==> flow/design.v <==
`timescale 1ns / 1ps
module ALU_ACC(
    input         clk,
    input         rst_n,
    input         C8,     
    input         C9,     
    input         C13,    
    input         C15,    
    input         C16,    
    input         C17,    
    input         C18,    
    input         C19,    
    input         C20,    
    input         C21,    
    input  [15:0] BR_out,
    output [15:0] ALU_out,
    output reg [3:0] ALUflags  
    );
    reg [15:0] ACC;
    assign ALU_out = ACC;
    wire signed [15:0] sACC = ACC;
    wire signed [15:0] sBR  = BR_out;
    wire signed [31:0] prod = sACC * sBR;
    wire [16:0] sum  = {1'b0, ACC} + {1'b0, BR_out};
    wire [16:0] diff = {1'b0, ACC} - {1'b0, BR_out};
    wire [15:0] quot = (BR_out == 16'b0) ? 16'hFFFF : ACC / BR_out;
    reg  [15:0] res;
    always @(*) begin
        if (C17)      res = ACC >> 1;
        else if (C18) res = ACC << 1;
        else if (C19) res = ACC & BR_out;
        else if (C20) res = ACC | BR_out;
        else          res = ~ACC;
    end
    always @(posedge clk or negedge rst_n) begin
        if (!rst_n) begin
            ACC      <= 16'b0;
            ALUflags <= 4'b0;
        end
        else begin
            if (C8) begin
                ACC      <= 16'b0;
                ALUflags <= {1'b1, 3'b0};
            end
            else if (C9) begin
                ACC <= sum[15:0];
                ALUflags[3] <= (sum[15:0] == 16'b0);
                ALUflags[2] <= sum[16];
                ALUflags[1] <= (ACC[15] == BR_out[15]) && (sum[15] != ACC[15]);
                ALUflags[0] <= sum[15];
            end
            else if (C13) begin
                ACC <= diff[15:0];
                ALUflags[3] <= (diff[15:0] == 16'b0);
                ALUflags[2] <= (ACC < BR_out);
                ALUflags[1] <= (ACC[15] != BR_out[15]) && (diff[15] != ACC[15]);
                ALUflags[0] <= diff[15];
            end
            else if (C15) begin
                ACC <= prod[15:0];
                ALUflags[3] <= (prod[15:0] == 16'b0);
                ALUflags[2] <= 1'b0;
                ALUflags[1] <= (prod[31:16] != {16{prod[15]}});
                ALUflags[0] <= prod[15];
            end
            else if (C16) begin
                ACC <= quot;
                ALUflags[3] <= (quot == 16'b0);
                ALUflags[2] <= 1'b0;
                ALUflags[1] <= 1'b0;
                ALUflags[0] <= quot[15];
            end
            else if (C17 | C18 | C19 | C20 | C21) begin
                ACC <= res;
                ALUflags[3] <= (res == 16'b0);
                ALUflags[2] <= 1'b0;
                ALUflags[1] <= 1'b0;
                ALUflags[0] <= res[15];
            end
        end
    end
endmodule
`timescale 1ns / 1ps
    module BR(
    input clk,
    input rst_n,
    input C7,
    input [15:0] MBR_out,
    output [15:0] BR_out
    );
    reg [15:0] BRr;
    assign BR_out = BRr;
    always@(posedge clk or negedge rst_n) begin
        if(!rst_n) begin
            BRr <= 16'b0;
        end
        else begin
            if(C7) begin
                BRr <= MBR_out;  
            end
            else begin
                BRr <= BRr;
            end
        end
    end
endmodule
`timescale 1ns / 1ps
module IR(
    input clk,
    input rst_n,
    input C4,
    input [15:0] MBR_out,
    output [7:0] IR_out
    );
    reg [7:0] IRr;
    assign IR_out = IRr;
    always@(posedge clk or negedge rst_n) begin
        if(!rst_n) begin
            IRr <= 8'b0;
        end
        else begin
            if(C4) begin
                IRr <= MBR_out[15:8];
            end
            else begin
                IRr <= IRr;
            end
        end
    end
endmodule
`timescale 1ns / 1ps
module MAR(
    input clk,
    input rst_n,
    input C5,
    input C10,
    input [15:0] MBR_out,
    input [7:0] PC_out,
    output [7:0] MAR_out_memory
    );
    reg [7:0] MARr;
    assign MAR_out_memory = MARr;
    always@(posedge clk or negedge rst_n) begin
        if(!rst_n) begin
            MARr <= 8'b0;
        end
        else begin
            if(C5) begin
                MARr <= MBR_out[7:0];
            end
            else if(C10) begin
                MARr <= PC_out;
            end
            else begin
                MARr <= MARr;
            end
        end
    end
endmodule
`timescale 1ns / 1ps
module MBR(
    input clk,
    input rst_n,
    input C3,
    input C11,
    input C12,
    input [15:0] ALU_out,
    input [15:0] MBR_in_memory,
    output [15:0] MBR_out,
    output reg [15:0] MBR_out_memory
    );
    reg [15:0] MBRr;
    assign MBR_out = MBRr;
    always@(posedge clk or negedge rst_n) begin
        if(!rst_n) begin
            MBRr <= 16'b0;
        end
        else begin
            if(C3) begin
                MBRr <= MBR_in_memory;
            end
            else if(C12) begin
                MBRr <= ALU_out;
            end
            else begin
                MBRr <= MBRr;
            end
            if(C11) begin
                MBR_out_memory <= MBRr;
            end
        end
    end
endmodule
`timescale 1ns / 1ps
module PC(
    input clk,
    input rst_n,
    input C6,
    input C14,
    input [15:0] MBR_out,
    output [7:0] PC_out
    );
    reg [7:0] PCr;
    assign PC_out = PCr;
    always@(posedge clk or negedge rst_n) begin
        if(!rst_n) begin
            PCr <= 8'b0;
        end
        else begin
            if(C14) begin
                PCr <= MBR_out[15:8];  
            end
            else if(C6) begin
                PCr <= PCr + 1'b1;  
            end
            else begin
                PCr <= PCr;
            end
        end
    end
endmodule
`timescale 1ns / 1ps
module bitcruncher_dp(
    input         clk,
    input         rst_n,
    input  [21:0] ctrl,             
    input  [15:0] MBR_in_memory,
    output [7:0]  MAR_out_memory,
    output [15:0] MBR_out_memory,
    output [7:0]  IR_out,
    output [3:0]  ALUflags
    );
    wire [21:0] Control_Signals = ctrl;
    wire [15:0] MBR_out;
    wire [15:0] BR_out;
    wire [15:0] ALU_out;
    wire [7:0]  PC_out;
    MAR u_MAR(
    .clk     ( clk     ),
    .rst_n   ( rst_n   ),
    .C5      ( Control_Signals[5]  ),
    .C10     ( Control_Signals[10] ),
    .MBR_out ( MBR_out ),
    .PC_out  ( PC_out  ),
    .MAR_out_memory ( MAR_out_memory )
    );
    MBR u_MBR(
    .clk           ( clk           ),
    .rst_n         ( rst_n         ),
    .C3            ( Control_Signals[3]  ),
    .C11           ( Control_Signals[11] ),
    .C12           ( Control_Signals[12] ),
    .ALU_out       ( ALU_out       ),
    .MBR_in_memory ( MBR_in_memory ),
    .MBR_out       ( MBR_out       ),
    .MBR_out_memory ( MBR_out_memory )
    );
    ALU_ACC u_ALU_ACC(
    .clk     ( clk     ),
    .rst_n   ( rst_n   ),
    .C8      ( Control_Signals[8]  ),
    .C9      ( Control_Signals[9]  ),
    .C13     ( Control_Signals[13] ),
    .C15     ( Control_Signals[15] ),
    .C16     ( Control_Signals[16] ),
    .C17     ( Control_Signals[17] ),
    .C18     ( Control_Signals[18] ),
    .C19     ( Control_Signals[19] ),
    .C20     ( Control_Signals[20] ),
    .C21     ( Control_Signals[21] ),
    .BR_out  ( BR_out  ),
    .ALU_out ( ALU_out ),
    .ALUflags ( ALUflags )
    );
    PC u_PC(
    .clk     ( clk     ),
    .rst_n   ( rst_n   ),
    .C6      ( Control_Signals[6]  ),
    .C14     ( Control_Signals[14] ),
    .MBR_out ( MBR_out ),
    .PC_out  ( PC_out  )
    );
    IR u_IR(
    .clk     ( clk     ),
    .rst_n   ( rst_n   ),
    .C4      ( Control_Signals[4] ),
    .MBR_out ( MBR_out ),
    .IR_out  ( IR_out  )
    );
    BR u_BR(
    .clk     ( clk     ),
    .rst_n   ( rst_n   ),
    .C7      ( Control_Signals[7] ),
    .MBR_out ( MBR_out ),
    .BR_out  ( BR_out  )
    );
endmodule
==> flow/run.sh <==
#!/bin/bash
# the make line also repeats each setting of config.mk as NAME=value (left out here)
make -C /OpenROAD-flow-scripts/flow DESIGN_CONFIG=/design/flow/config.mk WORK_HOME=/design/flow/orfs CLKGATE_MAP_FILE= finish
==> flow/config.mk <==
export PLATFORM = sky130hd
export DESIGN_NAME = bitcruncher_dp
export DESIGN_NICKNAME = bitcruncher_dp
export VERILOG_FILES = /design/flow/design.v
export SDC_FILE = /design/flow/constraint.sdc
export NUM_CORES = 4
export LEC_CHECK = 0
export ABC_AREA = 1
export CAP_MARGIN = 0
export CORE_ASPECT_RATIO = 0.5
export CORE_MARGIN = 2
export CORE_UTILIZATION = 49
export CTS_CLUSTER_DIAMETER = 101
export CTS_CLUSTER_SIZE = 100
export GPL_ROUTABILITY_DRIVEN = 1
export PLACE_DENSITY = 0.79
export SETUP_SLACK_MARGIN = -1.09
export SLEW_MARGIN = 5
export TNS_END_PERCENT = 5
==> flow/constraint.sdc <==
create_clock -name core_clock -period 27.1 [get_ports {clk}]
set_input_delay 5.4200 -clock core_clock [delete_from_list [all_inputs] [get_ports {clk}]]
set_output_delay 5.4200 -clock core_clock [all_outputs]
set_load 0.01 [all_outputs]
==> Changelog: implementation, run 1 <==
## Flow update

* Fin crit share at 94.1%
* Vias in the first global route at 22,524
* Crit path DRT at 27.39 ns
* H-tree depth at 3
* Minimum clock period at 25.50 ns
* Detail Route Antenna Nets at 0
* Starting Density at 49.5%
* Cell row count at 57
* Worst setup path category: flip-flop to flip-flop
* Synth Seq Share at 9.81%
* Die H at 161 microns
* Fin. Hold Viols at 0
* DP Cell Count at 4,080
* Main synth FF type: dfrtp_1
* Clock skew at 0.0116 ns
* Aoi share at 12.5%
* YS chip area at 0.0240 sq mm
* Worst R2R Start: u_BR.BRr[4]$_DFFE_PN0P_
* Netlist cell types at 62
* Max-Slew Margin vs Limit at 28.7%
* Log Warnings at 66
* Dpl hpwl at 59.0 mm
* WP buf/inv at 27
* Synthesized area per cell at 7.15 sq um
* Ports at 76
* CP startpoint kind: flip-flop
* Final wirelength at 74.1 mm
* Top cells by area: fa_1 22%, ha_1 14%, nand2_1 12%, inv_1 11%, dfrtp_1 7.8%
* Max-cap violations at 0
* Routability cong. at 1.01
* Final max-slew violation count at 0
* Worst reg2reg setup slack at 1.60 ns
* FF+latch count, synth at 91
* Mapped Cells at 3,362
* Antenna fix cells at 0
* Final Util at 54.2%
* Routed len/inst at 18.1 microns
* Post-Layout Cell Count at 4,096
* Status: timing/DRC/antenna clean
* Num CTS Buffers at 9
* Cell depth of the worst setup path at 169
* Mux share at 0.370%
* Pre-antenna DRT Iters at 6
* Top cells by count: 762 x nand2_1, 689 x inv_1, 271 x ha_1
* Cells on worst reg2reg path at 169
* # Cells Yosys at 3,362
* Core Region at 0.0485 sq mm
* Cell Area, Synth at 0.0240 sq mm
* CTS clk-pin slew, worst paths at 0.08 ns
* Count leader, synth: nand2_1
* TritonCTS clock tree: built
* Via density at 5.57
* Largest net degree at the start of global routing at 77
* CP max-delay cell: nor2_1
* CP Max Fanout at 15
* Place WS at 1.50 ns
* Worst skew pair latency at 0.35 ns
* Area leader, netlist: fa_1
* Iter 0 DRT Violations at 1,903
* Yosys simple share at 22.7%
* Slowest stage delay, CP at 0.41 ns
* CP top delay family: simple AND/OR/NAND/NOR gates
* GRT Util Overall at 29.3%
* Most common cell on crit path: nand2_1
* Count of input and output buffers at 72
* Drt drc at 0
* Synth warnings at 6
* Async SR Flop Fraction at 82.4%
* CTS Root Cell: clkbuf_16
* Hold Crit Class: flip-flop to flip-flop
* Setup crit end kind: flip-flop
* # Post-CTS Setup Buffers at 0
* Hold Startpoint: u_ALU_ACC.ALUflags[1]$_DFFE_PN0P_
* Top-area cell share at 22.0%
* Least-Margin Pin Slew at 1.07 ns
* Setup crit start: u_BR.BRr[4]$_DFFE_PN0P_
* Longest Clk Path Bufs at 2
* Reg2Reg Capture Point: u_ALU_ACC.ALUflags[3]$_DFFE_PN0P_
* Post_cts resized at 0
* Initial antenna violation count at 0
* Syn nets at 3,937
* Synthesis-to-layout area growth at 9.39%
* Post-synth tally of flip-flops with integrated enable at 16
* Die W at 317 microns
* # setup viols final at 0
* Setup tns final at 0 ns
* Worst EP arrival at 25.79 ns
* Hold path depth at 2
* Nets@finish at 4,017
* CTS Sinks at 91
* Vias at 22,832
* First-pass GRT wire length at 118 mm
* Die footprint at 0.0509 sq mm
* Gr ovfl total at 0
* Crit path to: u_ALU_ACC.ALUflags[3]$_DFFE_PN0P_
* CTS Hold Buffers Added at 0
* FA/HA/MAJ Cells, Area Fraction at 36.1%
* Hold path endpoint: u_ALU_ACC.ALUflags[1]$_DFFE_PN0P_
* Fmax at 39.2 MHz
* Top non-seq family: adder cells
* XOR/XNOR Area Share at 5.04%
* Final WS setup at 1.60 ns
[cell type report]
type	count	area (sq um)
clock buffer	9	225
clock inverter	7	88.8
fill	4580	22200
inverter	707	2680
multi-input combinational	2437	18400
sequential	91	2360
tap	649	812
timing repair buffer	196	1670
[metrics by stage]
step                instance area, sq um  hold WS [ns]
detailed placement                 25900         0.477
global placement                   25900         0.469
global route                       26300         0.519
CTS                                26300         0.497
finish                             26300         0.493
floorplan                          24000         0.468
[per-layer routing]
metal  track usage (%)  part of all wire, %
met1              38.8                   41
met4              12.0                  4.5
met3              4.74                  9.7
met2              47.7                   45
met5                 0                    0
==> inputs of run 2 (changes only) <==
- ABC_AREA: 1 -> default
- CAP_MARGIN: 0 -> 20
- CORE_ASPECT_RATIO: 0.5 -> default
- CORE_UTILIZATION: 49 -> 72
- CTS_CLUSTER_DIAMETER: 101 -> 266
- CTS_CLUSTER_SIZE: 100 -> default
- GPL_ROUTABILITY_DRIVEN: 1 -> default
- PLACE_DENSITY: 0.79 -> default
- SETUP_SLACK_MARGIN: -1.09 -> default
- SLEW_MARGIN: 5 -> 20
- TNS_END_PERCENT: 5 -> default
- clock period: 27.1 -> 26.0 ns (I/O delays scaled with it)
==> run 2 against run 1 <==
The run now fails in 5_1_grt. Synthesized cell count decreased by 15%. Area after synthesis fell by 4.2%. Die size is 34% lower.
==> Changelog: implementation, run 2 <==
### Physical design

* GRT Util Overall at 91.0%
* Top-area cell share at 23.0% (+0.96 points)
* Gr ovfl total at 555
* Ports at 76 (unchanged)
* Status: did not finish
* Cell Area, Synth at 0.0230 sq mm (-4.2%)
* CTS Sinks at 91 (unchanged)
* Top non-seq family: adder cells
* Longest Clk Path Bufs at 2 (unchanged)
* Top cells by area: fa_1 23%, ha_1 15%, dfrtp_1 8.2%, inv_1 6.1%, nor2_1 5.0%
* XOR/XNOR Area Share at 4.38% (-0.66 points)
* Async SR Flop Fraction at 82.4% (unchanged)
* FF+latch count, synth at 91 (unchanged)
* CTS Root Cell: clkbuf_16
* YS chip area at 0.0230 sq mm (-4.2%)
* Syn nets at 3,425 (-13%)
* Num CTS Buffers at 9 (unchanged)
* Yosys simple share at 17.0% (-5.7 points)
* H-tree depth at 3 (unchanged)
* Die footprint at 0.0334 sq mm (-34%)
* Dpl hpwl at 65.4 mm (+11%)
* Top cells by count: 377 x inv_1, 306 x nor2_1, 280 x nand2_1
* Place WS at -1.82 ns (-3.32 ns)
* Starting Density at 73.0% (+23 points)
* Run Error: [ERROR GRT-0232] Routing congestion too high. Check the congestion heatmap in the GUI.
* Die W at 183 microns (-42%)
* Post-synth tally of flip-flops with integrated enable at 16 (unchanged)
* Area leader, netlist: fa_1
* Core Region at 0.0316 sq mm (-35%)
* Mux share at 3.89% (+3.5 points)
* Halt Stage: 5_1_grt
* Cell row count at 65 (+14%)
* # Cells Yosys at 2,850 (-15%)
* Die H at 183 microns (+14%)
* Main synth FF type: dfrtp_1
* Routability cong. at 1.06 (+4.8%)
* Synth warnings at 6 (unchanged)
* Synth Seq Share at 10.2% (+0.43 points)
* Count of input and output buffers at 72 (unchanged)
* FA/HA/MAJ Cells, Area Fraction at 37.7% (+1.6 points)
* Mapped Cells at 2,850 (-15%)
* Count leader, synth: inv_1
* Netlist cell types at 92 (+48%)
* Post-Place Cell Area at 0.0269 sq mm (+3.7%)
* Synthesized area per cell at 8.08 sq um (+13%)
* Aoi share at 18.3% (+5.8 points)
==> run 2: routing by layer <==
layer | global-route usage, % | GRT overflow
met5 | 66.4 | 5
met4 | 96.1 | 183
met3 | 81.7 | 33
met2 | 102 | 307
met1 | 87.9 | 27
==> run 2: timing repair <==
action	4_1_cts
endpoints found under the hold margin	0
buffers inserted	64
pin swaps	114
setup endpoints to repair	3
resized	129
hold buffers	0
==> run 2: metrics by stage <==
| stage | cells | utilization [%] |
|---|---|---|
| after global placement | 3592 | 85.3 |
| after floorplan | 2850 | - |
| after CTS | 3672 | 89.7 |
| after detailed placement | 3592 | 85.3 |
==> inputs of run 3 (changes only) <==
- CORE_UTILIZATION: 72 -> 65
- CTS_CLUSTER_DIAMETER: 266 -> default
- TNS_END_PERCENT: default -> 5
- clock period: 26.0 -> 25.2 ns (I/O delays scaled with it)
==> run 3 against run 2 <==
Now fails the layout checks on setup timing. Synthesized cell count is the same. Die size up 11%. Area after synthesis is the same.
==> Changelog: implementation, run 3 <==
## Flow update

* Worst setup path category: flip-flop to flip-flop
* Slowest stage delay, CP at 0.59 ns
* Fillcell total at 1,853
* Synthesis-to-layout area growth at 26.6%
* Top non-seq family: adder cells
* Crit path to: u_ALU_ACC.ALUflags[3]$_DFFE_PN0P_
* Detail Route Antenna Nets at 0
* Async SR Flop Fraction at 82.4% (unchanged)
* Vias at 26,055
* Vias in the first global route at 25,902
* CP Max Fanout at 8
* GRT Util Overall at 50.5%
* Mapped Cells at 2,850 (unchanged)
* YS chip area at 0.0230 sq mm (unchanged)
* Final wirelength at 99.1 mm
* Worst skew pair latency at 0.36 ns
* Synth Seq Share at 10.2% (unchanged)
* Synth warnings at 6 (unchanged)
* Setup crit start: u_ALU_ACC.ACC[7]$_DFFE_PN0P_
* Least-Margin Pin Slew at 1.12 ns
* Die H at 192 microns (+5.1%)
* FA/HA/MAJ Cells, Area Fraction at 37.7% (unchanged)
* Reg2Reg Capture Point: u_ALU_ACC.ALUflags[3]$_DFFE_PN0P_
* Minimum clock period at 28.04 ns
* Drt drc at 0
* Starting Density at 66.3% (-6.6 points)
* Max-cap violations at 0
* CTS Root Cell: clkbuf_16
* Routed len/inst at 26.4 microns
* Via density at 6.93
* Longest Clk Path Bufs at 2 (unchanged)
* Hold Crit Class: flip-flop to flip-flop
* Die W at 192 microns (+5.1%)
* Crit path DRT at 25.50 ns
* Yosys simple share at 17.0% (unchanged)
* Num CTS Buffers at 9 (unchanged)
* Gr ovfl total at 0
* Cell row count at 68 (+4.6%)
* Fmax at 35.7 MHz
* CTS Sinks at 91 (unchanged)
* RSZ-0062 raised after global routing: true
* XOR/XNOR Area Share at 4.38% (unchanged)
* Post-synth tally of flip-flops with integrated enable at 16 (unchanged)
* Layout violations: setup timing
* Area leader, netlist: fa_1
* Most common cell on crit path: buf_4
* Core Region at 0.0347 sq mm (+10%)
* CP max-delay cell: o41ai_2
* Fin crit share at 111%
* Hold Startpoint: u_IR.IRr[2]$_DFFE_PN0P_
* First-pass GRT wire length at 141 mm
* Syn nets at 3,425 (unchanged)
* Count of input and output buffers at 72 (unchanged)
* Clock skew at 0.00850 ns
* Final Util at 83.9%
* Worst R2R Start: u_ALU_ACC.ACC[7]$_DFFE_PN0P_
* Final max-slew violation count at 0
* # setup viols final at 3
* Top cells by area: fa_1 23%, ha_1 15%, dfrtp_1 8.2%, inv_1 6.1%, nor2_1 5.0%
* Mux share at 3.89% (unchanged)
* Worst reg2reg setup slack at -2.84 ns
* Final WS setup at -2.84 ns
* Cells on worst reg2reg path at 132
* TritonCTS clock tree: built
* Status: finished with violations
* Cell Area, Synth at 0.0230 sq mm (unchanged)
* Cell depth of the worst setup path at 132
* Post-Place Cell Area at 0.0271 sq mm (+0.91%)
* Setup tns final at -6.75 ns
* Top-area cell share at 23.0% (unchanged)
* WP buf/inv at 18
* Die footprint at 0.0369 sq mm (+11%)
* Initial antenna violation count at 7
* Hold path depth at 1
* Setup crit end kind: flip-flop
* Place WS at -1.76 ns (+0.0653 ns)
* Count leader, synth: inv_1
* Netlist cell types at 92 (unchanged)
* Main synth FF type: dfrtp_1
* Dpl hpwl at 64.7 mm (-0.99%)
* Routability cong. at 1.04 (-1.6%)
* Log Warnings at 70
* CTS clk-pin slew, worst paths at 0.07 ns
* Nets@finish at 3,871
* H-tree depth at 3 (unchanged)
* Largest net degree at the start of global routing at 77
* Iter 0 DRT Violations at 3,601
* CP top delay family: AND-OR/OR-AND gates
* # Cells Yosys at 2,850 (unchanged)
* Pre-antenna DRT Iters at 8
* Synthesized area per cell at 8.08 sq um (unchanged)
* Max-Slew Margin vs Limit at 25.3%
* Hold path endpoint: u_IR.IRr[2]$_DFFE_PN0P_
* Top cells by count: 377 x inv_1, 306 x nor2_1, 280 x nand2_1
* Aoi share at 18.3% (unchanged)
* FF+latch count, synth at 91 (unchanged)
* CP startpoint kind: flip-flop
* Fin area at 0.0291 sq mm
* Fin. Hold Viols at 0
* Ports at 76 (unchanged)
* Worst EP arrival at 28.34 ns
run 3: area by class of cell:
class / instances / area, sq um / share of cell area (%)
diodes: 5 / 12.5 / 0.0429
clock buffers: 9 / 225 / 0.773
clock inverters: 7 / 56.3 / 0.193
inverters: 387 / 1450 / 4.99
multi-input cells: 2238 / 20000 / 68.5
flip-flops and latches: 91 / 2360 / 8.09
well taps: 455 / 569 / 1.95
repair buffers: 569 / 4500 / 15.4
run 3: what timing repair did:
| item | 4_1_cts | 5_1_grt |
|---|---|---|
| hold buffers | 0 | 0 |
| cloned | 2 | 0 |
| endpoints found under the setup margin | 3 | 3 |
| pin swaps | 107 | 64 |
| gates resized | 106 | 61 |
| buffers inserted | 80 | 22 |
run 3: stage by stage:
stage | hold slack (ns) | instances
floorplan | 0.467 | 2850
global placement | 0.492 | 3638
detailed placement | 0.496 | 3638
CTS | 0.515 | 3735
global route | 0.528 | 3757
finish | 0.517 | 3761
run 3: per-layer routing:
layer | GRT usage [%] | share of wire [%] | wire length [microns]
met5 | 3.30 | 0.14 | 141
met4 | 37.2 | 11 | 11000
met3 | 17.5 | 15 | 14400
met2 | 79.1 | 42 | 42000
met1 | 56.8 | 32 | 31700
==> inputs of run 4 (changes only) <==
- ABC_AREA: default -> 1
- CAP_MARGIN: 20 -> 40
- CORE_ASPECT_RATIO: default -> 0.5
- CORE_UTILIZATION: 65 -> 21
- CTS_CLUSTER_DIAMETER: default -> 101
- CTS_CLUSTER_SIZE: default -> 82
- GPL_ROUTABILITY_DRIVEN: default -> 0
- HOLD_SLACK_MARGIN: default -> 0.28
- PLACE_DENSITY: default -> 0.79
- SETUP_SLACK_MARGIN: default -> -1.09
- SLEW_MARGIN: 20 -> 5
- TNS_END_PERCENT: 5 -> 75
- clock period: 25.2 -> 27.1 ns (I/O delays scaled with it)
==> run 4 against run 3 <==
Worst hold slack improved by 0.0010 ns. Count of clock-buffer cells in the layout did not move. First-iteration DRC count fell by 38%. The run now finishes clean. Design area fell by 7.6%.
==> Changelog: implementation, run 4 <==
## Flow update

* Status: timing/DRC/antenna clean
* Setup crit start: u_BR.BRr[5]$_DFFE_PN0P_
* Count of input and output buffers at 72 (unchanged)
* Cells on worst reg2reg path at 170 (+29%)
* Area leader, netlist: fa_1
* Die footprint at 0.117 sq mm (+220%)
* Cell depth of the worst setup path at 170 (+29%)
* Drt drc at 0 (unchanged)
* Crit path DRT at 27.41 ns (+1.91 ns)
* Worst EP arrival at 25.86 ns (-2.48 ns)
* Hold path endpoint: u_IR.IRr[1]$_DFFE_PN0P_
* CP startpoint kind: flip-flop
* Final WS setup at 1.55 ns (+4.39 ns)
* Worst skew pair latency at 0.37 ns (about the same)
* Worst R2R Start: u_BR.BRr[5]$_DFFE_PN0P_
* Final wirelength at 71.3 mm (-28%)
* Num CTS Buffers at 9 (unchanged)
* Gr ovfl total at 0 (unchanged)
* Most common cell on crit path: nand2_1
* Worst setup path category: flip-flop to flip-flop
* Worst reg2reg setup slack at 1.55 ns (+4.39 ns)
* Dpl hpwl at 56.5 mm (-13%)
* Reg2Reg Capture Point: u_ALU_ACC.ALUflags[3]$_DFFE_PN0P_
* Post-synth tally of flip-flops with integrated enable at 16 (unchanged)
* Log Warnings at 66 (-5.7%)
* Final hold slack at 0.518 ns (+0.00100 ns)
* Top cells by area: fa_1 22%, ha_1 14%, nand2_1 12%, inv_1 11%, dfrtp_1 7.8%
* YS chip area at 0.0240 sq mm (+4.3%)
* Routed len/inst at 14.6 microns (-45%)
* Synthesized area per cell at 7.15 sq um (-12%)
* Routed met2 length at 31.8 mm (-24%)
* Metal-1 WL at 28.7 mm (-9.6%)
* Cell row count at 87 (+28%)
* Least-Margin Pin Slew at 0.878 ns (-0.240 ns)
* Async SR Flop Fraction at 82.4% (unchanged)
* Detail Route Antenna Nets at 0 (unchanged)
* XOR/XNOR Area Share at 5.04% (+0.66 points)
* Core Region at 0.113 sq mm (+230%)
* Longest Clk Path Bufs at 2 (unchanged)
* Fin crit share at 94.3% (-17 points)
* FA/HA/MAJ Cells, Area Fraction at 36.1% (-1.6 points)
* Starting Density at 21.2% (-45 points)
* Crit path to: u_ALU_ACC.ALUflags[3]$_DFFE_PN0P_
* Synth Seq Share at 9.81% (-0.43 points)
* Aoi share at 12.5% (-5.8 points)
* Via density at 4.63 (-33%)
* Iter 0 DRT Violations at 2,239 (-38%)
* CTS Root Cell: clkbuf_16
* WP buf/inv at 19 (+1)
* Die H at 243 microns (+27%)
* Top non-seq family: adder cells
* Largest net degree at the start of global routing at 59 (-23%)
* Vias in the first global route at 21,914 (-15%)
* Top sig layer: met5
* Syn nets at 3,937 (+15%)
* Main synth FF type: dfrtp_1
* # setup viols final at 0 (-3)
* Yosys simple share at 22.7% (+5.7 points)
* Clock skew at 0.0231 ns (+0.0146 ns)
* Max-Slew Margin vs Limit at 41.5% (+16 points)
* Setup crit end kind: flip-flop
* H-tree depth at 3 (unchanged)
* Initial antenna violation count at 2 (-5)
* Mapped Cells at 3,362 (+18%)
* # Cells Yosys at 3,362 (+18%)
* Fin. Hold Viols at 0 (unchanged)
* Top-area cell share at 22.0% (-0.96 points)
* Hold Startpoint: u_IR.IRr[1]$_DFFE_PN0P_
* Final max-slew violation count at 0 (unchanged)
* CTS Sinks at 91 (unchanged)
* Synth warnings at 6 (unchanged)
* Minimum clock period at 25.55 ns (-2.49 ns)
* Synthesis-to-layout area growth at 12.1%
* CP max-delay cell: nor2_2
* GRT Util Overall at 11.9% (-39 points)
* Hold Crit Class: flip-flop to flip-flop
* Hold path depth at 1 (unchanged)
* Pre-antenna DRT Iters at 9 (+1)
* Met3 routed WL at 7.54 mm (-48%)
* CP Max Fanout at 14 (+6)
* TritonCTS clock tree: built
* CP top delay family: simple AND/OR/NAND/NOR gates
* Nets@finish at 3,953 (+2.1%)
* Place WS at 1.42 ns (+3.17 ns)
* Vias at 22,675 (-13%)
* FF+latch count, synth at 91 (unchanged)
* CTS Hold Buffers Added at 0 (unchanged)
* CTS clk-pin slew, worst paths at 0.09 ns (+0.02 ns)
* Ports at 76 (unchanged)
* First-pass GRT wire length at 114 mm (-19%)
* Fmax at 39.1 MHz (+9.7%)
* Cell Area, Synth at 0.0240 sq mm (+4.3%)
* Die W at 482 microns (+150%)
* Mux share at 0.370% (-3.5 points)
* Top cells by count: 762 x nand2_1, 689 x inv_1, 271 x ha_1
* Count leader, synth: nand2_1
* Slowest stage delay, CP at 0.44 ns (-0.15 ns)
* Max-cap violations at 0 (unchanged)
* Netlist cell types at 62 (-33%)
run 4: final cells by class:
| class | count | area, sq um |
|---|---|---|
| Timing Repair Buffer | 132 | 1260 |
| Sequential cell | 91 | 2360 |
| Fill cell | 12244 | 86200 |
| Clock buffer | 9 | 225 |
| Inverter | 707 | 2680 |
| Clock inverter | 7 | 78.8 |
| Tap cell | 1513 | 1890 |
| Antenna cell | 1 | 2.50 |
| Multi-Input combinational cell | 2437 | 18400 |
run 4: routing by layer:
layer	vias up	GRT usage [%]
li1	10612	-
met1	10718	15.0
met2	1085	19.5
met3	258	2.62
met4	2	4.60
met5	-	0
run 4: stage by stage:
| stage | utilization (%) | setup TNS (ns) | instances | cell area [sq um] |
|---|---|---|---|---|
| after floorplan | - | 0 | 3362 | 24000 |
| after global placement | 23.4 | 0 | 4868 | 26400 |
| after detailed placement | 23.5 | 0 | 4875 | 26500 |
| after CTS | 23.7 | 0 | 4891 | 26900 |
| after global routing | 23.8 | -1.55 | 4897 | 26900 |
| final | 23.8 | 0 | 4897 | 26900 |
run 4: what timing repair did:
action / CTS / global route
buffers inserted: 0 / 5
endpoints found under the setup margin: 0 / 2
gates resized: 0 / 9
endpoints found under the hold margin: 0 / 0
==> inputs of run 5 (changes only) <==
- ABC_AREA: 1 -> default
- CAP_MARGIN: 40 -> 20
- CORE_ASPECT_RATIO: 0.5 -> default
- CORE_UTILIZATION: 21 -> 72
- CTS_CLUSTER_DIAMETER: 101 -> 366
- CTS_CLUSTER_SIZE: 82 -> 100
- GPL_ROUTABILITY_DRIVEN: 0 -> default
- HOLD_SLACK_MARGIN: 0.28 -> default
- PLACE_DENSITY: 0.79 -> 0.4
- SETUP_SLACK_MARGIN: -1.09 -> 2.86
- SLEW_MARGIN: 5 -> 20
- TNS_END_PERCENT: 75 -> default
- clock period: 27.1 -> 21.1 ns (I/O delays scaled with it)
==> run 5 against run 4 <==
The flow now stops in 5_1_grt. Die size shrank 72%. Area after synthesis shrank 4.2%. Synthesized cell count shrank 15%.
==> Changelog: implementation, run 5 <==
### Physical design

* Top-area cell share at 23.0% (+0.96 points)
* Async SR Flop Fraction at 82.4% (unchanged)
* # Cells Yosys at 2,850 (-15%)
* Ports at 76 (unchanged)
* Top non-seq family: adder cells
* GRT Util Overall at 79.0%
* Routability cong. at 1.11
* FA/HA/MAJ Cells, Area Fraction at 37.7% (+1.6 points)
* Longest Clk Path Bufs at 2 (unchanged)
* Run Error: [ERROR GRT-0116] Global routing finished with congestion. Check the congestion regions in the DRC Viewer.
* Synthesized area per cell at 8.08 sq um (+13%)
* XOR/XNOR Area Share at 4.38% (-0.66 points)
* Area leader, netlist: fa_1
* Cell Area, Synth at 0.0230 sq mm (-4.2%)
* Aoi share at 18.3% (+5.8 points)
* Yosys simple share at 17.0% (-5.7 points)
* Mux share at 3.89% (+3.5 points)
* Count leader, synth: inv_1
* Cell row count at 65 (-25%)
* Count of input and output buffers at 72 (unchanged)
* Top cells by area: fa_1 23%, ha_1 15%, dfrtp_1 8.2%, inv_1 6.1%, nor2_1 5.0%
* H-tree depth at 3 (unchanged)
* Die W at 183 microns (-62%)
* Num CTS Buffers at 9 (unchanged)
* Place WS at -5.16 ns (-6.58 ns)
* Syn nets at 3,425 (-13%)
* Die H at 183 microns (-25%)
* Synth warnings at 6 (unchanged)
* Gr ovfl total at 158
* YS chip area at 0.0230 sq mm (-4.2%)
* Core Region at 0.0316 sq mm (-72%)
* CTS Root Cell: clkbuf_16
* Die footprint at 0.0334 sq mm (-72%)
* Mapped Cells at 2,850 (-15%)
* Dpl hpwl at 69.6 mm (+23%)
* Starting Density at 73.0% (+52 points)
* Status: did not finish
* Netlist cell types at 92 (+48%)
* Main synth FF type: dfrtp_1
* Synth Seq Share at 10.2% (+0.43 points)
* Halt Stage: 5_1_grt
* CTS Sinks at 91 (unchanged)
* Top cells by count: 377 x inv_1, 306 x nor2_1, 280 x nand2_1
* FF+latch count, synth at 91 (unchanged)
* Post-synth tally of flip-flops with integrated enable at 16 (unchanged)
-- run 5: what timing repair did --
item | CTS
buffers inserted | 121
setup endpoints to repair | 6
hold buffers | 0
pin swaps | 110
resized | 125
-- run 5: layer usage --
metal  overflow  track usage (%)
met5          0             37.8
met4         61             82.0
met3          6             62.3
met2         87             97.4
met1          4             76.5
-- run 5: per-stage QoR --
stage | cells | setup TNS, ns | area [sq um] | hold slack, ns
4_1_cts | 3755 | -11.15 | 29300 | 0.513
3_5_place_dp | 3618 | -15.69 | 27400 | 0.497
3_3_place_gp | 3618 | -10.46 | 27400 | 0.490
2_1_floorplan | 2850 | -10.68 | 23500 | 0.467
==> inputs of run 6 (changes only) <==
- ABC_AREA: default -> 1
- CAP_MARGIN: 20 -> 0
- CTS_CLUSTER_DIAMETER: 366 -> default
- CTS_CLUSTER_SIZE: 100 -> default
- PLACE_DENSITY: 0.4 -> default
- PLACE_DENSITY_LB_ADDON: default -> 0.01
- SETUP_SLACK_MARGIN: 2.86 -> default
- TNS_END_PERCENT: default -> 5
- clock period: 21.1 -> 22.4 ns (I/O delays scaled with it)
==> run 6 against run 5 <==
The flow again stops in 5_1_grt. Synthesized cell count increased by 18%. Die size grew 4.3%. Area after synthesis grew 4.3%.
==> Changelog: implementation, run 6 <==
### Physical design

* Status: did not finish
* Halt Stage: 5_1_grt
* Run Error: [ERROR GRT-0232] Routing congestion too high. Check the congestion heatmap in the GUI.
* H-tree depth at 3 (unchanged)
* Async SR Flop Fraction at 82.4% (unchanged)
* Top cells by area: fa_1 22%, ha_1 14%, nand2_1 12%, inv_1 11%, dfrtp_1 7.8%
* CTS Root Cell: clkbuf_16
* YS chip area at 0.0240 sq mm (+4.3%)
* GRT Util Overall at 97.4%
* Routability cong. at 1.06 (-3.8%)
* Post-Place Cell Area at 0.0275 sq mm (+0.54%)
* FA/HA/MAJ Cells, Area Fraction at 36.1% (-1.6 points)
* Post-synth tally of flip-flops with integrated enable at 16 (unchanged)
* Synth Seq Share at 9.81% (-0.43 points)
* Syn nets at 3,937 (+15%)
* Mapped Cells at 3,362 (+18%)
* Netlist cell types at 62 (-33%)
* Top non-seq family: adder cells
* Starting Density at 73.5% (+0.50 points)
* Count leader, synth: nand2_1
* Num CTS Buffers at 9 (unchanged)
* CTS Sinks at 91 (unchanged)
* FF+latch count, synth at 91 (unchanged)
* Cell row count at 66 (+1.5%)
* Area leader, netlist: fa_1
* Cell Area, Synth at 0.0240 sq mm (+4.3%)
* Longest Clk Path Bufs at 2 (unchanged)
* Synth warnings at 6 (unchanged)
* Top cells by count: 762 x nand2_1, 689 x inv_1, 271 x ha_1
* Count of input and output buffers at 72 (unchanged)
* # Cells Yosys at 3,362 (+18%)
* Aoi share at 12.5% (-5.8 points)
* Main synth FF type: dfrtp_1
* XOR/XNOR Area Share at 5.04% (+0.66 points)
* Mux share at 0.370% (-3.5 points)
* Top-area cell share at 22.0% (-0.96 points)
* Ports at 76 (unchanged)
* Die footprint at 0.0348 sq mm (+4.3%)
* DP Cell Count at 4,121 (+14%)
* Core Region at 0.0327 sq mm (+3.6%)
* Dpl hpwl at 66.3 mm (-4.7%)
* Yosys simple share at 22.7% (+5.7 points)
* Synthesized area per cell at 7.15 sq um (-12%)
* Gr ovfl total at 1,687
* Die W at 187 microns (+2.1%)
* Die H at 187 microns (+2.1%)
[run 6: what timing repair did]
| action | in CTS |
|---|---|
| setup endpoints to repair | 2 |
| hold buffers | 0 |
| pin swaps | 64 |
| resized | 121 |
| setup buffers | 91 |
| gates cloned | 2 |
[run 6: metrics by stage]
| step | setup WS (ns) |
|---|---|
| floorplan | 0.590 |
| global placement | -0.375 |
| detailed placement | -1.62 |
| CTS | 0.00342 |
[run 6: per-layer routing]
layer | GRT overflow | GRT usage, %
met1 | 139 | 91.8
met2 | 1023 | 112
met3 | 95 | 85.4
met4 | 404 | 105
met5 | 26 | 72.4
==> inputs of run 7 (changes only) <==
- CAP_MARGIN: 0 -> 20
- CORE_UTILIZATION: 72 -> 65
- CTS_CLUSTER_DIAMETER: default -> 341
- CTS_CLUSTER_SIZE: default -> 71
- HOLD_SLACK_MARGIN: default -> 0.28
- SETUP_SLACK_MARGIN: default -> 5.0
- TNS_END_PERCENT: 5 -> default
- clock period: 22.4 -> 20.4 ns (I/O delays scaled with it)
==> run 7 against run 6 <==
The run again fails in 5_1_grt. Area after synthesis unchanged. Die size up 11%. Synthesized cell count unchanged.
==> Changelog: implementation, run 7 <==
### Physical design

* Mux share at 0.370% (unchanged)
* CTS Hold Buffers Added at 0 (unchanged)
* Count leader, synth: nand2_1
* Die W at 196 microns (+5.1%)
* Synthesized area per cell at 7.15 sq um (unchanged)
* Syn nets at 3,937 (unchanged)
* Netlist cell types at 62 (unchanged)
* Longest Clk Path Bufs at 2 (unchanged)
* CTS Root Cell: clkbuf_16
* Area leader, netlist: fa_1
* Routability cong. at 1.05 (-0.92%)
* XOR/XNOR Area Share at 5.04% (unchanged)
* Die H at 196 microns (+5.1%)
* FA/HA/MAJ Cells, Area Fraction at 36.1% (unchanged)
* Count of input and output buffers at 72 (unchanged)
* Core Region at 0.0365 sq mm (+12%)
* Halt Stage: 5_1_grt
* FF+latch count, synth at 91 (unchanged)
* Place WS at -2.61 ns (-0.989 ns)
* Top cells by area: fa_1 22%, ha_1 14%, nand2_1 12%, inv_1 11%, dfrtp_1 7.8%
* Yosys simple share at 22.7% (unchanged)
* Cell row count at 70 (+6.1%)
* Num CTS Buffers at 9 (unchanged)
* Run Error: [ERROR GRT-0232] Routing congestion too high. Check the congestion heatmap in the GUI.
* Cell Area, Synth at 0.0240 sq mm (unchanged)
* Main synth FF type: dfrtp_1
* Dpl hpwl at 65.7 mm (-0.97%)
* Post-synth tally of flip-flops with integrated enable at 16 (unchanged)
* Mapped Cells at 3,362 (unchanged)
* Top-area cell share at 22.0% (unchanged)
* Async SR Flop Fraction at 82.4% (unchanged)
* Top non-seq family: adder cells
* Status: did not finish
* Die footprint at 0.0385 sq mm (+11%)
* Aoi share at 12.5% (unchanged)
* # Cells Yosys at 3,362 (unchanged)
* YS chip area at 0.0240 sq mm (unchanged)
* Top cells by count: 762 x nand2_1, 689 x inv_1, 271 x ha_1
* H-tree depth at 3 (unchanged)
* GRT Util Overall at 98.2%
* CTS Sinks at 91 (unchanged)
* Synth warnings at 6 (unchanged)
* Starting Density at 65.8% (-7.7 points)
* Synth Seq Share at 9.81% (unchanged)
* Gr ovfl total at 1,997
* Ports at 76 (unchanged)
* DP Cell Count at 4,221 (+2.4%)
==> run 7: metal layers <==
layer,overflow,GRT usage (%)
met5,23,70.6
met4,433,105
met3,141,85.0
met2,1248,115
met1,152,92.7
==> run 7: through the flow <==
stage / util [%] / area (sq um)
floorplan: - / 24500
global placement: 78.1 / 28500
detailed placement: 78.1 / 28500
CTS: 85.8 / 31300
==> run 7: timing repair <==
action,CTS
buffers inserted,145
setup endpoints to repair,6
pin swaps,229
gates resized,306
hold endpoints to repair,0
gates cloned,5
==> inputs of run 8 (changes only) <==
- CORE_UTILIZATION: 65 -> 72
- CTS_CLUSTER_DIAMETER: 341 -> 166
- CTS_CLUSTER_SIZE: 71 -> 99
- HOLD_SLACK_MARGIN: 0.28 -> -0.07
- PLACE_DENSITY: default -> 0.42
- PLACE_DENSITY_LB_ADDON: 0.01 -> default
- SETUP_SLACK_MARGIN: 5.0 -> 2.59
- TNS_END_PERCENT: default -> 10
- clock period: 20.4 -> 19.7 ns (I/O delays scaled with it)
==> run 8 against run 7 <==
The run again fails in 5_1_grt. Die size down 9.5%. Area after synthesis unchanged. Synthesized cell count unchanged.
==> Changelog: implementation, run 8 <==
### Physical design

* Top non-seq family: adder cells
* Starting Density at 73.5% (+7.7 points)
* Synthesized area per cell at 7.15 sq um (unchanged)
* Die footprint at 0.0348 sq mm (-9.5%)
* Dpl hpwl at 68.7 mm (+4.6%)
* CTS Root Cell: clkbuf_16
* Post-synth tally of flip-flops with integrated enable at 16 (unchanged)
* Aoi share at 12.5% (unchanged)
* Synth warnings at 6 (unchanged)
* Ports at 76 (unchanged)
* Main synth FF type: dfrtp_1
* Mapped Cells at 3,362 (unchanged)
* XOR/XNOR Area Share at 5.04% (unchanged)
* Yosys simple share at 22.7% (unchanged)
* Count of input and output buffers at 72 (unchanged)
* Top cells by count: 762 x nand2_1, 689 x inv_1, 271 x ha_1
* Top cells by area: fa_1 22%, ha_1 14%, nand2_1 12%, inv_1 11%, dfrtp_1 7.8%
* Num CTS Buffers at 9 (unchanged)
* Die H at 187 microns (-4.9%)
* Syn nets at 3,937 (unchanged)
* Mux share at 0.370% (unchanged)
* Core Region at 0.0327 sq mm (-10%)
* Status: did not finish
* Async SR Flop Fraction at 82.4% (unchanged)
* Post-Place Cell Area at 0.0285 sq mm (about the same)
* YS chip area at 0.0240 sq mm (unchanged)
* Top-area cell share at 22.0% (unchanged)
* Cell Area, Synth at 0.0240 sq mm (unchanged)
* DP Cell Count at 4,196 (-0.59%)
* Area leader, netlist: fa_1
* H-tree depth at 3 (unchanged)
* Routability cong. at 1.15 (+9.4%)
* Halt Stage: 5_1_grt
* Synth Seq Share at 9.81% (unchanged)
* Run Error: [ERROR DPL-0038] Utilization greater than 100%, impossible to legalize
* Count leader, synth: nand2_1
* # Cells Yosys at 3,362 (unchanged)
* FA/HA/MAJ Cells, Area Fraction at 36.1% (unchanged)
* Die W at 187 microns (-4.9%)
* FF+latch count, synth at 91 (unchanged)
* CTS Hold Buffers Added at 0 (unchanged)
* Longest Clk Path Bufs at 2 (unchanged)
* Netlist cell types at 62 (unchanged)
* CTS Sinks at 91 (unchanged)
* Cell row count at 66 (-5.7%)
-- run 8: through the flow --
stage	setup slack [ns]	util, %
floorplan	-0.804	-
global placement	-2.40	87.2
detailed placement	-3.93	87.2
CTS	-2.39	91.3
-- run 8: repair_timing --
action | in CTS
buffers inserted | 51
resized | 141
pin swaps | 89
setup endpoints to repair | 5
gates cloned | 2
==> inputs of run 9 (changes only) <==
- ABC_AREA: 1 -> default
- CAP_MARGIN: 20 -> 0
- CORE_UTILIZATION: 72 -> 70
- CTS_CLUSTER_DIAMETER: 166 -> 29
- CTS_CLUSTER_SIZE: 99 -> 39
- GPL_ROUTABILITY_DRIVEN: default -> 1
- HOLD_SLACK_MARGIN: -0.07 -> default
- MAX_ROUTING_LAYER: default -> met4
- PLACE_DENSITY: 0.42 -> default
- SETUP_SLACK_MARGIN: 2.59 -> 2.29
- TNS_END_PERCENT: 10 -> 75
- clock period: 19.7 -> 27.1 ns (I/O delays scaled with it)
==> run 9 against run 8 <==
Area after synthesis is 4.2% lower. The run again fails in 5_1_grt. Die size down 1.4%. Synthesized cell count is 15% lower.
==> Changelog: implementation, run 9 <==
### Physical design

* Top-area cell share at 23.0% (+0.96 points)
* Cell row count at 66 (unchanged)
* Ports at 76 (unchanged)
* Aoi share at 18.3% (+5.8 points)
* Synth Seq Share at 10.2% (+0.43 points)
* Synthesized area per cell at 8.08 sq um (+13%)
* XOR/XNOR Area Share at 4.38% (-0.66 points)
* Mapped Cells at 2,850 (-15%)
* Async SR Flop Fraction at 82.4% (unchanged)
* Top cells by area: fa_1 23%, ha_1 15%, dfrtp_1 8.2%, inv_1 6.1%, nor2_1 5.0%
* Mux share at 3.89% (+3.5 points)
* FF+latch count, synth at 91 (unchanged)
* CTS Root Cell: clkbuf_16
* FA/HA/MAJ Cells, Area Fraction at 37.7% (+1.6 points)
* Netlist cell types at 92 (+48%)
* Core Region at 0.0325 sq mm (-0.76%)
* CTS Sinks at 91 (unchanged)
* Synth warnings at 6 (unchanged)
* # Cells Yosys at 2,850 (-15%)
* YS chip area at 0.0230 sq mm (-4.2%)
* H-tree depth at 3 (unchanged)
* Dpl hpwl at 64.8 mm (-5.8%)
* Num CTS Buffers at 9 (unchanged)
* Top cells by count: 377 x inv_1, 306 x nor2_1, 280 x nand2_1
* Die H at 185 microns (-0.70%)
* Cell Area, Synth at 0.0230 sq mm (-4.2%)
* Area leader, netlist: fa_1
* Top non-seq family: adder cells
* Yosys simple share at 17.0% (-5.7 points)
* Status: did not finish
* Main synth FF type: dfrtp_1
* Post-synth tally of flip-flops with integrated enable at 16 (unchanged)
* Syn nets at 3,425 (-13%)
* Die footprint at 0.0344 sq mm (-1.4%)
* Die W at 185 microns (-0.70%)
* Count leader, synth: inv_1
* Starting Density at 70.9% (-2.5 points)
* Count of input and output buffers at 72 (unchanged)
* Routability cong. at 1.03 (-11%)
* Halt Stage: 5_1_grt
* Longest Clk Path Bufs at 2 (unchanged)
==> run 9: what timing repair did <==
item                       in CTS
cloned                          1
hold buffers                    0
pin swaps                     108
resized                       133
setup buffers                 124
setup endpoints to repair       3
==> run 9: metrics by stage <==
step	std cells	setup WS [ns]	util (%)	setup TNS, ns	instance area (sq um)
3_5_place_dp	3375	-0.530	77.9	-0.957	25300
3_3_place_gp	3375	0.115	77.9	0	25300
2_1_floorplan	2850	2.01	-	0	23500
4_1_cts	3516	1.58	84.0	0	27300
==> inputs of run 10 (changes only) <==
- ABC_AREA: default -> 1
- CAP_MARGIN: 0 -> 5
- CELL_PAD_IN_SITES_DETAIL_PLACEMENT: default -> 2
- CELL_PAD_IN_SITES_GLOBAL_PLACEMENT: default -> 1
- CORE_ASPECT_RATIO: default -> 0.86
- CORE_MARGIN: 2 -> 9
- CORE_UTILIZATION: 70 -> 47
- CTS_CLUSTER_DIAMETER: 29 -> 336
- CTS_CLUSTER_SIZE: 39 -> default
- GPL_ROUTABILITY_DRIVEN: 1 -> default
- HOLD_SLACK_MARGIN: default -> 0.04
- SETUP_SLACK_MARGIN: 2.29 -> 5.0
- SLEW_MARGIN: 20 -> 10
- TNS_END_PERCENT: 75 -> 35
- clock period: 27.1 -> 31.6 ns (I/O delays scaled with it)
==> run 10 against run 9 <==
The flow stops in 3_5_place_dp. Area after synthesis is 4.3% higher. Synthesized cell count is 18% higher. Die size is 73% higher.
==> Changelog: implementation, run 10 <==
### Physical design

* Top-area cell share at 22.0% (-0.96 points)
* Syn nets at 3,937 (+15%)
* Die H at 228 microns (+23%)
* Count of input and output buffers at 72 (unchanged)
* Die W at 262 microns (+41%)
* Cell Area, Synth at 0.0240 sq mm (+4.3%)
* Aoi share at 12.5% (-5.8 points)
* Cell row count at 76 (+15%)
* Top non-seq family: adder cells
* YS chip area at 0.0240 sq mm (+4.3%)
* Run Error: [ERROR DPL-0033] detailed placement checks failed during check placement.
* Synth warnings at 6 (unchanged)
* Async SR Flop Fraction at 82.4% (unchanged)
* Area leader, netlist: fa_1
* Status: did not finish
* Post-synth tally of flip-flops with integrated enable at 16 (unchanged)
* Core Region at 0.0503 sq mm (+55%)
* Main synth FF type: dfrtp_1
* Die footprint at 0.0596 sq mm (+73%)
* FF+latch count, synth at 91 (unchanged)
* Synth Seq Share at 9.81% (-0.43 points)
* Routability cong. at 0.993 (-3.7%)
* Starting Density at 47.8% (-23 points)
* XOR/XNOR Area Share at 5.04% (+0.66 points)
* Mux share at 0.370% (-3.5 points)
* Synthesized area per cell at 7.15 sq um (-12%)
* Netlist cell types at 62 (-33%)
* # Cells Yosys at 3,362 (+18%)
* Yosys simple share at 22.7% (+5.7 points)
* Top cells by area: fa_1 22%, ha_1 14%, nand2_1 12%, inv_1 11%, dfrtp_1 7.8%
* Halt Stage: 3_5_place_dp
* FA/HA/MAJ Cells, Area Fraction at 36.1% (-1.6 points)
* Ports at 76 (unchanged)
* Mapped Cells at 3,362 (+18%)
* Count leader, synth: nand2_1
* Top cells by count: 762 x nand2_1, 689 x inv_1, 271 x ha_1
==> run 10: metrics by stage <==
step	cells	instance area (sq um)	hold WS, ns	setup WS [ns]
floorplan	3362	24000	0.468	9.79
global placement	4018	25400	0.493	3.09
==> inputs of run 11 (changes only) <==
- CAP_MARGIN: 5 -> 20
- CELL_PAD_IN_SITES_DETAIL_PLACEMENT: 2 -> default
- CELL_PAD_IN_SITES_GLOBAL_PLACEMENT: 1 -> default
- CORE_ASPECT_RATIO: 0.86 -> default
- CORE_MARGIN: 9 -> 2
- CORE_UTILIZATION: 47 -> 72
- CTS_CLUSTER_DIAMETER: 336 -> 366
- CTS_CLUSTER_SIZE: default -> 100
- HOLD_SLACK_MARGIN: 0.04 -> default
- MAX_ROUTING_LAYER: met4 -> default
- SETUP_SLACK_MARGIN: 5.0 -> default
- SLEW_MARGIN: 10 -> 20
- TNS_END_PERCENT: 35 -> 10
- clock period: 31.6 -> 21.4 ns (I/O delays scaled with it)
==> run 11 against run 10 <==
The run fails in 5_1_grt. Die size shrank 42%. Area after synthesis is the same. Synthesized cell count is the same.
==> Changelog: implementation, run 11 <==
### Physical design

* CTS Sinks at 91
* Synth Seq Share at 9.81% (unchanged)
* CTS Root Cell: clkbuf_16
* Yosys simple share at 22.7% (unchanged)
* Die W at 187 microns (-29%)
* FF+latch count, synth at 91 (unchanged)
* Main synth FF type: dfrtp_1
* Starting Density at 73.5% (+26 points)
* Top cells by area: fa_1 22%, ha_1 14%, nand2_1 12%, inv_1 11%, dfrtp_1 7.8%
* Post-synth tally of flip-flops with integrated enable at 16 (unchanged)
* Dpl hpwl at 66.5 mm
* Aoi share at 12.5% (unchanged)
* Cell row count at 66 (-13%)
* Run Error: [ERROR GRT-0232] Routing congestion too high. Check the congestion heatmap in the GUI.
* Die footprint at 0.0348 sq mm (-42%)
* Async SR Flop Fraction at 82.4% (unchanged)
* YS chip area at 0.0240 sq mm (unchanged)
* Gr ovfl total at 1,737
* Count of input and output buffers at 72 (unchanged)
* Syn nets at 3,937 (unchanged)
* Netlist cell types at 62 (unchanged)
* Ports at 76 (unchanged)
* Core Region at 0.0327 sq mm (-35%)
* XOR/XNOR Area Share at 5.04% (unchanged)
* Synthesized area per cell at 7.15 sq um (unchanged)
* Num CTS Buffers at 9
* FA/HA/MAJ Cells, Area Fraction at 36.1% (unchanged)
* Mapped Cells at 3,362 (unchanged)
* Longest Clk Path Bufs at 2
* H-tree depth at 3
* Routability cong. at 1.14 (+15%)
* GRT Util Overall at 98.7%
* # Cells Yosys at 3,362 (unchanged)
* Cell Area, Synth at 0.0240 sq mm (unchanged)
* Die H at 187 microns (-18%)
* Area leader, netlist: fa_1
* Status: did not finish
* Synth warnings at 6 (unchanged)
* Count leader, synth: nand2_1
* Top non-seq family: adder cells
* Top cells by count: 762 x nand2_1, 689 x inv_1, 271 x ha_1
* DP Cell Count at 4,180
* Top-area cell share at 22.0% (unchanged)
* Mux share at 0.370% (unchanged)
* Halt Stage: 5_1_grt
## run 11: stage by stage
stage | hold slack [ns] | cell area, sq um | setup slack (ns) | util [%]
after floorplan | 0.468 | 24100 | 0.0292 | -
after CTS | 0.511 | 29900 | -0.745 | 91.3
after global placement | 0.472 | 28000 | -1.11 | 85.7
after detailed placement | 0.495 | 28000 | -2.63 | 85.7
## run 11: what timing repair did
item | 4_1_cts
pin swaps | 86
cloned | 1
hold buffers | 0
setup buffers | 68
endpoints found under the setup margin | 3
gates resized | 210
## run 11: layer usage
| layer | overflow | global-route usage (%) |
|---|---|---|
| met1 | 142 | 93.1 |
| met2 | 1018 | 112 |
| met3 | 121 | 87.5 |
| met4 | 433 | 107 |
| met5 | 23 | 72.7 |
==> inputs of run 12 (changes only) <==
- CELL_PAD_IN_SITES_DETAIL_PLACEMENT: default -> 0
- CORE_MARGIN: 2 -> 10
- CORE_UTILIZATION: 72 -> 42
- CTS_CLUSTER_DIAMETER: 366 -> default
- CTS_CLUSTER_SIZE: 100 -> default
- GPL_ROUTABILITY_DRIVEN: default -> 1
- PLACE_DENSITY_LB_ADDON: default -> 0.29
- SETUP_SLACK_MARGIN: default -> 5.0
- TNS_END_PERCENT: 10 -> default
- clock period: 21.4 -> 62.4 ns (I/O delays scaled with it)
==> run 12 against run 11 <==
The run now finishes clean. Die size rose by 93%. Synthesized cell count did not move. Area after synthesis unchanged.
==> Changelog: implementation, run 12 <==
## Flow update

* Gr ovfl total at 0
* Longest Clk Path Bufs at 2 (unchanged)
* Least-Margin Pin Slew at 1.07 ns
* Setup crit start: u_BR.BRr[12]$_DFFE_PN0P_
* First-pass GRT wire length at 117 mm
* Cell depth of the worst setup path at 154
* Count leader, synth: nand2_1
* Place WS at 33.64 ns (+36.27 ns)
* # setup viols final at 0
* Ports at 76 (unchanged)
* Detail Route Antenna Nets at 0
* Mapped Cells at 3,362 (unchanged)
* Max-cap violations at 0
* Reg area at 0.00236 sq mm
* Hold Crit Class: flip-flop to flip-flop
* Async SR Flop Fraction at 82.4% (unchanged)
* Iter 0 DRT Violations at 1,855
* DP Cell Count at 4,104 (-1.8%)
* FF+latch count, synth at 91 (unchanged)
* Synth Seq Share at 9.81% (unchanged)
* Top-area cell share at 22.0% (unchanged)
* Slowest stage delay, CP at 0.73 ns
* CP startpoint kind: flip-flop
* Post-synth tally of flip-flops with integrated enable at 16 (unchanged)
* Yosys simple share at 22.7% (unchanged)
* Fillcell total at 5,767
* Synthesized area per cell at 7.15 sq um (unchanged)
* Worst R2R Start: u_BR.BRr[12]$_DFFE_PN0P_
* Starting Density at 42.5% (-31 points)
* CTS Root Cell: clkbuf_16
* Worst setup path category: flip-flop to flip-flop
* FA/HA/MAJ Cells, Area Fraction at 36.1% (unchanged)
* Reg2Reg Capture Point: u_ALU_ACC.ALUflags[3]$_DFFE_PN0P_
* Top non-seq family: adder cells
* Pre-antenna DRT Iters at 8
* Dpl hpwl at 58.3 mm (-12%)
* Nets@finish at 3,934
* Netlist cell types at 62 (unchanged)
* TritonCTS clock tree: built
* # Cells Yosys at 3,362 (unchanged)
* Count of input and output buffers at 72 (unchanged)
* Cells on worst reg2reg path at 154
* Area leader, netlist: fa_1
* Largest net degree at the start of global routing at 76
* Log Warnings at 66
* XOR/XNOR Area Share at 5.04% (unchanged)
* Minimum clock period at 29.02 ns
* Hold Startpoint: u_IR.IRr[3]$_DFFE_PN0P_
* Worst skew pair latency at 0.35 ns
* CTS Hold Buffers Added at 0 (unchanged)
* Routability cong. at 1.00 (-12%)
* Vias at 21,788
* Synthesis-to-layout area growth at 7.10%
* Top cells by area: fa_1 22%, ha_1 14%, nand2_1 12%, inv_1 11%, dfrtp_1 7.8%
* CP top delay family: simple AND/OR/NAND/NOR gates
* Syn nets at 3,937 (unchanged)
* Crit path DRT at 62.69 ns
* Crit path to: u_ALU_ACC.ALUflags[3]$_DFFE_PN0P_
* Worst EP arrival at 29.31 ns
* Die W at 259 microns (+39%)
* YS chip area at 0.0240 sq mm (unchanged)
* Drt drc at 0
* CTS clk-pin slew, worst paths at 0.08 ns
* Cell row count at 87 (+32%)
* Final max-slew violation count at 0
* Routed len/inst at 18.0 microns
* Clock skew at 0.0189 ns
* Fin. Hold Viols at 0
* Initial antenna violation count at 5
* Post_cts resized at 0 (-100%)
* CP max-delay cell: dfrtp_1
* WP buf/inv at 17
* Vias in the first global route at 21,227
* RSZ-0062 raised after global routing: false
* Post-Layout Cell Count at 4,121
* H-tree depth at 3 (unchanged)
* Main synth FF type: dfrtp_1
* Hold path depth at 1
* CP Max Fanout at 22
* Worst reg2reg setup slack at 33.38 ns
* Final wirelength at 74.0 mm
* Via density at 5.29
* Most common cell on crit path: nand2_1
* Top cells by count: 762 x nand2_1, 689 x inv_1, 271 x ha_1
* Core Region at 0.0565 sq mm (+73%)
* Logic cell area at 0.0184 sq mm
* Status: timing/DRC/antenna clean
* Die H at 259 microns (+39%)
* Setup crit end kind: flip-flop
* Synth warnings at 6 (unchanged)
* Setup tns final at 0 ns
* Final WS setup at 33.38 ns
* Fin crit share at 46.5%
* Cell Area, Synth at 0.0240 sq mm (unchanged)
* Hold path endpoint: u_IR.IRr[3]$_DFFE_PN0P_
* Aoi share at 12.5% (unchanged)
* # Post-CTS Setup Buffers at 0 (-100%)
* CTS Sinks at 91 (unchanged)
* Final Util at 45.5%
* Mux share at 0.370% (unchanged)
* Num CTS Buffers at 9 (unchanged)
* Die footprint at 0.0672 sq mm (+93%)
* GRT Util Overall at 21.8%
* Max-Slew Margin vs Limit at 28.4%
* Fmax at 34.5 MHz
run 12: layout make-up:
type / instances / share of cell area (%)
Multi-Input combinational cell: 2437 / 71.6
Inverter: 707 / 10.4
Sequential cell: 91 / 9.16
Timing Repair Buffer: 113 / 3.99
Tap cell: 756 / 3.68
Clock buffer: 10 / 0.890
Clock inverter: 6 / 0.277
Antenna cell: 1 / 0.00973
run 12: per-layer routing:
metal / part of all wire [%] / global-route usage (%) / vias up
li1: - / - / 10583
met1: 42 / 28.6 / 10323
met2: 48 / 37.1 / 728
met3: 7.2 / 2.64 / 146
met4: 3.1 / 5.94 / 8
met5: 0.077 / 0 / -
run 12: per-stage QoR:
step | area [sq um] | hold WS [ns]
floorplan | 24000 | 0.468
global placement | 25400 | 0.493
detailed placement | 25400 | 0.499
CTS | 25700 | 0.515
global route | 25700 | 0.537
finish | 25700 | 0.517
